==> flow/design.v (excerpt) <==
module breakout(
    input logic clk,
    input logic right,
    input logic left,
    input logic reset,
    output logic [2:0] red,
    output logic [2:0] green,
    output logic [2:0] blue,
    output logic hsync,
    output logic vsync
    );
logic [9:0] xpos;
logic [9:0] ypos;
vga signal_generator_inst(clk, reset, hsync, vsync, xpos, ypos);
game game_inst(clk, xpos, ypos, right, left, reset, red, green, blue);                                                                  
endmodule
==> flow/config.mk <==
export PLATFORM = sky130hd
export DESIGN_NAME = breakout
export DESIGN_NICKNAME = breakout
export VERILOG_FILES = /design/flow/design.v
export SDC_FILE = /design/flow/constraint.sdc
export NUM_CORES = 4
export LEC_CHECK = 0
export ABC_AREA = 1
export CAP_MARGIN = 20
export CORE_ASPECT_RATIO = 0.5
export CORE_MARGIN = 2
export CORE_UTILIZATION = 72
export CTS_CLUSTER_DIAMETER = 375
export CTS_CLUSTER_SIZE = 98
export SLEW_MARGIN = 20
export TNS_END_PERCENT = 10
==> flow/constraint.sdc <==
create_clock -name core_clock -period 6.36 [get_ports {clk}]
set_input_delay 1.2720 -clock core_clock [delete_from_list [all_inputs] [get_ports {clk}]]
set_output_delay 1.2720 -clock core_clock [all_outputs]
set_load 0.01 [all_outputs]
run.sh (not shown) runs the stock make flow with config.mk's settings and CLKGATE_MAP_FILE=.
The first run completed with no timing, DRC or antenna violations.
Then changed:
Settings changed: CORE_ASPECT_RATIO 0.5 to default, CORE_UTILIZATION 72 to 65, CTS_CLUSTER_DIAMETER 375 to default, CTS_CLUSTER_SIZE 98 to default, TNS_END_PERCENT 10 to default.
Clock period 6.36 ns to 4.7 ns, I/O delays scaled along.
After rerunning:
- The new run finished with timing, DRC and antenna clean
- area after synthesis is unchanged
- clock skew barely changes
- global-route usage drops by 7.4 points
- wire length falls by 8.3%
- setup slack gets worse by 0.10 ns
- register-to-register slack gets worse by 0.50 ns
- cell count goes up by 2.1%
- utilization is lower by 6.6 points

Starting RTL as in the previous note.
clock: 3.63 ns
lec_check: 0
abc_area: 1
cap_margin: 20
core_margin: 2
core_utilization: 72
gpl_routability_driven: 0
place_density_lb_addon: 0.02
slew_margin: 25
The baseline finished but failed the layout checks on setup timing.
Next try:
CTS_CLUSTER_SIZE = 97   (was unset)
GPL_ROUTABILITY_DRIVEN = unset   (was 0)
PLACE_DENSITY_LB_ADDON = unset   (was 0.02)
SETUP_SLACK_MARGIN = 0.91   (was unset)
SLEW_MARGIN = 20   (was 25)
clock period = 3.79 ns   (was 3.63 ns; I/O delays follow)
After rerunning: The changed run finished but failed the layout checks on setup timing; cell count is lower by 1.2%; via count is higher by about 1.6%; setup slack gains 0.22 ns; critical path depth is higher by 3.
Next try:
ABC_AREA = unset   (was 1)
CORE_UTILIZATION = 40   (was 72)
CTS_CLUSTER_SIZE = unset   (was 97)
SETUP_SLACK_MARGIN = unset   (was 0.91)
clock period = 8.0 ns   (was 3.79 ns; I/O delays follow)
The new run completed without violations; first-iteration DRC count drops by 68%; synthesized area fell by 10%; wire length came out lower by 32%; cell count fell by 25%; synthesized cell count went down by 30%; count of clock-buffer cells in the layout decreases by 1; non-clock buffer count is lower by 113; total power went down by 56%; cell area drops by 18%; global-route usage shrinks by 23 points; worst setup slack is better by 1.8 ns.
Next try:
ABC_AREA = 1   (was unset)
CAP_MARGIN = 40   (was 20)
CELL_PAD_IN_SITES_DETAIL_PLACEMENT = 1   (was unset)
CELL_PAD_IN_SITES_GLOBAL_PLACEMENT = 2   (was unset)
CORE_ASPECT_RATIO = 1.16   (was unset)
CTS_CLUSTER_DIAMETER = 291   (was unset)
GPL_ROUTABILITY_DRIVEN = 0   (was unset)
HOLD_SLACK_MARGIN = -0.02   (was unset)
MAX_ROUTING_LAYER = met4   (was unset)
The changed run passed the timing, design-rule and antenna checks.
Final cell count is higher by about 40%.
Fmax went up by 3.6%.
Setup slack improves by 0.22 ns.
Synthesized area rose by about 11%.
Design area grows by 12%.
Via count came out higher by about 33%.
Core utilization grows by 0.11 points.
First-iteration DRC count is lower by about 27%.

breakout again, from the RTL that the note above started with.
## breakout
module breakout(
    input logic clk,
    input logic right,
    input logic left,
    input logic reset,
    output logic [2:0] red,
    output logic [2:0] green,
    output logic [2:0] blue,
    output logic hsync,
    output logic vsync
    );
logic [9:0] xpos;
logic [9:0] ypos;
vga signal_generator_inst(clk, reset, hsync, vsync, xpos, ypos);
game game_inst(clk, xpos, ypos, right, left, reset, red, green, blue);                                                                  
endmodule
make LEC_CHECK=0 ABC_AREA=1 CAP_MARGIN=20 CORE_ASPECT_RATIO=0.71 CORE_MARGIN=2 CORE_UTILIZATION=72 CTS_CLUSTER_DIAMETER=375 CTS_CLUSTER_SIZE=98 HOLD_SLACK_MARGIN=0.3 SLEW_MARGIN=20 TNS_END_PERCENT=10 finish   # period 7.44 ns
Change:
- HOLD_SLACK_MARGIN: 0.3 -> not set
- clock period: 7.44 -> 8.83 ns (I/O delays scaled with it)
Effect: Global-route usage falls by 0.45 points. Clock power falls by 19%. Power falls by 17%.
Change:
- CORE_ASPECT_RATIO: 0.71 -> not set
- CORE_UTILIZATION: 72 -> 71
- CTS_CLUSTER_DIAMETER: 375 -> not set
- CTS_CLUSTER_SIZE: 98 -> not set
- TNS_END_PERCENT: 10 -> not set
- clock period: 8.83 -> 6.5 ns (I/O delays scaled with it)
After rerunning: Die size climbs by 1.3%; total power climbs by 37%; final cell count climbs by 0.53%; setup slack got worse by 1.7 ns; non-clock buffer count drops by 1; via count is about the same.

breakout again, from the RTL that the note above started with.
Design breakout, start of the top module:
module breakout(
    input logic clk,
    input logic right,
    input logic left,
    input logic reset,
    output logic [2:0] red,
    output logic [2:0] green,
    output logic [2:0] blue,
    output logic hsync,
    output logic vsync
    );
==> flow/config.mk <==
export PLATFORM = sky130hd
export DESIGN_NAME = breakout
export DESIGN_NICKNAME = breakout
export VERILOG_FILES = /design/flow/design.v
export SDC_FILE = /design/flow/constraint.sdc
export NUM_CORES = 4
export LEC_CHECK = 0
export ABC_AREA = 1
export CAP_MARGIN = 20
export CORE_MARGIN = 2
export CORE_UTILIZATION = 72
export CTS_CLUSTER_DIAMETER = 91
export CTS_CLUSTER_SIZE = 80
export PLACE_DENSITY_LB_ADDON = 0.09
export SETUP_SLACK_MARGIN = 0.41
export SLEW_MARGIN = 20
==> flow/constraint.sdc <==
create_clock -name core_clock -period 1.37 [get_ports {clk}]
set_input_delay 0.2740 -clock core_clock [delete_from_list [all_inputs] [get_ports {clk}]]
set_output_delay 0.2740 -clock core_clock [all_outputs]
set_load 0.01 [all_outputs]
The first run did not get past clock tree synthesis, error DPL-0038.
Rerun with:
Settings changed: CORE_UTILIZATION 72 to 65, CTS_CLUSTER_DIAMETER 91 to default, CTS_CLUSTER_SIZE 80 to default, PLACE_DENSITY_LB_ADDON 0.09 to default, SETUP_SLACK_MARGIN 0.41 to default.
Clock period 1.37 ns to 4.68 ns, I/O delays scaled along.
The new run finished with timing, DRC and antenna clean.
Die size went up by about 10%.
Area after synthesis does not change.
Synthesized cell count stays the same.

lane 1:
Starting RTL as in the previous note.
clock: 3.63 ns
lec_check: 0
abc_area: 1
cap_margin: 20
core_margin: 2
core_utilization: 72
cts_cluster_diameter: 349
cts_cluster_size: 21
gpl_routability_driven: 0
place_density_lb_addon: 0.02
slew_margin: 25
Nothing crashed in lane 1 and all stages finished; the problem is that the final layout failed, the offending checks being setup timing.
What lane 2 does differently from lane 1 at the input level:
Settings: CTS_CLUSTER_SIZE: 21 -> unset; CTS_CLUSTER_DIAMETER: 349 -> unset; PLACE_DENSITY_LB_ADDON: 0.02 -> unset; CORE_UTILIZATION: 72 -> 67; SLEW_MARGIN: 25 -> 20; GPL_ROUTABILITY_DRIVEN: 0 -> unset; the clock period (ns, I/O delays scaled along): 3.63 -> 5.17.
Notes after the runs:
Across lane 1 and lane 2, a clean result was obtained everywhere but in lane 1. Lane 1 -> stages 100% | layout checks FAIL | setup timing. Compared with lane 1, power in lane 2 decreased by more than a quarter. Lane 2 vs. lane 1: number of well taps saw an increase; utilization after layout saw a decrease. Lane 1 ended up with dfxtp_1 as its master of the slowest instance on the critical path; lane 2 ended up with clkdlybuf4s50_1.

breakout again, from the RTL that the note above started with.
export LEC_CHECK = 0
export ABC_AREA = 1
export CAP_MARGIN = 20
export CORE_MARGIN = 2
export CORE_UTILIZATION = 72
export CTS_CLUSTER_DIAMETER = 91
export CTS_CLUSTER_SIZE = 72
export PLACE_DENSITY_LB_ADDON = 0.09
export SETUP_SLACK_MARGIN = 0.41
export SLEW_MARGIN = 20
create_clock -name core_clock -period 1.37 [get_ports {clk}]
The first run died in clock tree synthesis (DPL-0038).
Rerun with:
CORE_UTILIZATION = 69   (was 72)
CTS_CLUSTER_DIAMETER = unset   (was 91)
CTS_CLUSTER_SIZE = unset   (was 72)
PLACE_DENSITY_LB_ADDON = unset   (was 0.09)
SETUP_SLACK_MARGIN = unset   (was 0.41)
clock period = 3.79 ns   (was 1.37 ns; I/O delays follow)
Now the flow completed and failed the layout checks on setup timing. Synthesized area is unchanged. Die size went up by 4.2%. Synthesized cell count stays the same.

Setup of pepper:
Starting RTL as in the previous note.
==> flow/config.mk <==
export PLATFORM = sky130hd
export DESIGN_NAME = breakout
export DESIGN_NICKNAME = breakout
export VERILOG_FILES = /design/flow/design.v
export SDC_FILE = /design/flow/constraint.sdc
export NUM_CORES = 4
export LEC_CHECK = 0
export ABC_AREA = 1
export CAP_MARGIN = 20
export CORE_MARGIN = 7
export CORE_UTILIZATION = 59
export CTS_CLUSTER_DIAMETER = 259
export CTS_CLUSTER_SIZE = 100
export PLACE_DENSITY = 0.4
export SETUP_SLACK_MARGIN = 1.94
export SLEW_MARGIN = 20
export TNS_END_PERCENT = 10
==> flow/constraint.sdc <==
create_clock -name core_clock -period 8.0 [get_ports {clk}]
set_input_delay 1.6000 -clock core_clock [delete_from_list [all_inputs] [get_ports {clk}]]
set_output_delay 1.6000 -clock core_clock [all_outputs]
set_load 0.01 [all_outputs]
Here is what was changed in the inputs of harbor compared with pepper.
==> flow/config.mk <==
export PLATFORM = sky130hd
export DESIGN_NAME = breakout
export DESIGN_NICKNAME = breakout
export VERILOG_FILES = /design/flow/design.v
export SDC_FILE = /design/flow/constraint.sdc
export NUM_CORES = 4
export LEC_CHECK = 0
export ABC_AREA = 1
export CAP_MARGIN = 40
export CELL_PAD_IN_SITES_DETAIL_PLACEMENT = 1
export CELL_PAD_IN_SITES_GLOBAL_PLACEMENT = 1
export CORE_ASPECT_RATIO = 1.16
export CORE_MARGIN = 6
export CORE_UTILIZATION = 40
export CTS_CLUSTER_DIAMETER = 291
export GPL_ROUTABILITY_DRIVEN = 1
export MAX_ROUTING_LAYER = met4
export SETUP_SLACK_MARGIN = -0.57
export SLEW_MARGIN = 30
==> comparison <==
Setup slack: harbor less than pepper
The maximum clock frequency of harbor is lower than that of pepper.
The number of global-route vias before repair in harbor was higher than what pepper gave.
Looking at power share of the sequential group across pepper and harbor, the one that comes out lower is harbor.
Note that the final standard cell count with taps included and fillers excluded recorded for harbor amounts to 1.07 times the value seen in pepper.
Iteration-0 DRC count of the detailed router of harbor falls short of that of pepper by more than half.
| average via count per standard cell | higher: pepper |
Diff pepper -> harbor: sum of internal, switching and leakage power climbed 0.000069 W, final design area excluding fillers climbed 2.0%, clock-buffer cell count barely changed.
Compared with pepper, harbor shows a higher global routing met2 resource utilization.

Starting RTL as in the previous note.
clock: 3.79 ns
lec_check: 0
abc_area: 1
cap_margin: 20
core_margin: 2
core_utilization: 72
cts_cluster_diameter: 397
cts_cluster_size: 97
place_density: 0.37
setup_slack_margin: 0.91
slew_margin: 20
tns_end_percent: 10
The baseline reached the layout checks and failed them: setup timing.
==> next run, changes <==
Settings changed: CORE_ASPECT_RATIO set to 0.71, CTS_CLUSTER_DIAMETER 397 to 375, CTS_CLUSTER_SIZE 97 to 98, SETUP_SLACK_MARGIN 0.91 to not set.
Clock period 3.79 ns to 7.47 ns, I/O delays scaled along.
With this change the flow produced a clean layout. Power goes down by well over a third. Sequential power goes down by well over a third. Utilization goes down by 10 points. Global-route usage goes down by 4.3 points. Routed wire length goes down by about a fifth. Via count goes down by roughly a tenth. Combinational power goes down by well over a third.

## alpha
Starting RTL as in the previous note.
clock: 11.1 ns
lec_check: 0
cap_margin: 30
cell_pad_in_sites_global_placement: 3
core_margin: 2
core_utilization: 65
cts_cluster_diameter: 281
max_routing_layer: met4
slew_margin: 20
tns_end_percent: 15
The log for alpha ends in 3_1_place_gp_skip_io with error GPL-0301, so the run never completed.
Edits applied to the flow inputs when going from alpha to beta:
- TNS_END_PERCENT no longer set, was 15
- MAX_ROUTING_LAYER no longer set, was met4
- CORE_UTILIZATION now 72, was 65
- CTS_CLUSTER_DIAMETER now 375, was 281
- CELL_PAD_IN_SITES_GLOBAL_PLACEMENT no longer set, was 3
- CAP_MARGIN now 20, was 30
- CTS_CLUSTER_SIZE now 98, previously not set
- the clock period (ns, I/O delays scaled along) now 8.83, was 11.1
### Flow results
- beta: done, clean on timing, DRC and antenna
- In the tables for alpha and beta, placeable core region reads higher with alpha.
- Going from alpha to beta, the die area was shrunk.
- Looking at count of standard-cell rows, beta sits 2 lower than alpha does.
- Floorplan die width, alpha and beta, lower one = beta.
- Comparing alpha against beta, there is no change at all in xor/xnor cell area share of the yosys netlist.
- alpha -> beta: height of the die decreased by a few percent

breakout again, from the RTL that the note above started with.
Design breakout, start of the top module:
module breakout(
    input logic clk,
    input logic right,
    input logic left,
    input logic reset,
    output logic [2:0] red,
    output logic [2:0] green,
    output logic [2:0] blue,
    output logic hsync,
    output logic vsync
    );
export LEC_CHECK = 0
export ABC_AREA = 1
export CAP_MARGIN = 20
export CORE_MARGIN = 7
export CORE_UTILIZATION = 47
export CTS_CLUSTER_DIAMETER = 252
export CTS_CLUSTER_SIZE = 99
export MIN_ROUTING_LAYER = met1
export PLACE_DENSITY = 0.38
export SLEW_MARGIN = 20
export TNS_END_PERCENT = 5
create_clock -name core_clock -period 8.29 [get_ports {clk}]
The starting point completed with no timing, DRC or antenna violations.
Change:
--- a/flow/config.mk
+++ b/flow/config.mk
@@ -9,9 +9,10 @@
 export CAP_MARGIN = 20
 export CORE_MARGIN = 7
-export CORE_UTILIZATION = 47
-export CTS_CLUSTER_DIAMETER = 252
+export CORE_UTILIZATION = 55
+export CTS_CLUSTER_DIAMETER = 270
 export CTS_CLUSTER_SIZE = 99
 export MIN_ROUTING_LAYER = met1
-export PLACE_DENSITY = 0.38
+export PLACE_DENSITY_LB_ADDON = 0.3
+export SETUP_SLACK_MARGIN = 2.25
 export SLEW_MARGIN = 20
 export TNS_END_PERCENT = 5
Routed wire length goes down by 3.7%.
Total power came out lower by 0.64%.
First-iteration DRC count went up by 8.8%.
Final area drops by 0.51%.
Worst hold slack stays flat.
Synthesized cell count stays the same.
Non-clock buffer count goes up by 2.
Global-route usage increases by 2.8 points.
Combinational power rises by about 2%.
Die area went down by 13%.
Clock skew shrinks by 0.0065 ns.
Change:
==> flow/config.mk (replaced) <==
export PLATFORM = sky130hd
export DESIGN_NAME = breakout
export DESIGN_NICKNAME = breakout
export VERILOG_FILES = /design/flow/design.v
export SDC_FILE = /design/flow/constraint.sdc
export NUM_CORES = 4
export LEC_CHECK = 0
export ABC_AREA = 1
export CAP_MARGIN = 20
export CELL_PAD_IN_SITES_DETAIL_PLACEMENT = 2
export CORE_MARGIN = 2
export CORE_UTILIZATION = 46
export CTS_CLUSTER_DIAMETER = 70
export MIN_ROUTING_LAYER = met2
export PLACE_DENSITY_LB_ADDON = 0.07
export SLEW_MARGIN = 5
export TNS_END_PERCENT = 35
Outcome:
- This time the run failed in 3_5_place_dp
- die size rises by 4.3%
- area after synthesis does not change
- synthesized cell count does not change
Change:
==> flow/config.mk (replaced) <==
export PLATFORM = sky130hd
export DESIGN_NAME = breakout
export DESIGN_NICKNAME = breakout
export VERILOG_FILES = /design/flow/design.v
export SDC_FILE = /design/flow/constraint.sdc
export NUM_CORES = 4
export LEC_CHECK = 0
export ABC_AREA = 1
export CAP_MARGIN = 20
export CORE_MARGIN = 2
export CORE_UTILIZATION = 17
export CTS_CLUSTER_DIAMETER = 251
export CTS_CLUSTER_SIZE = 99
export MIN_ROUTING_LAYER = met1
export PLACE_DENSITY_LB_ADDON = 0.3
export SLEW_MARGIN = 20
export TNS_END_PERCENT = 35
Outcome: The changed run ran to the end with no violations; die area came out higher to 2.7 times its value; synthesized cell count stays the same; area after synthesis is unchanged.
Power and IR drop assume default switching activity.
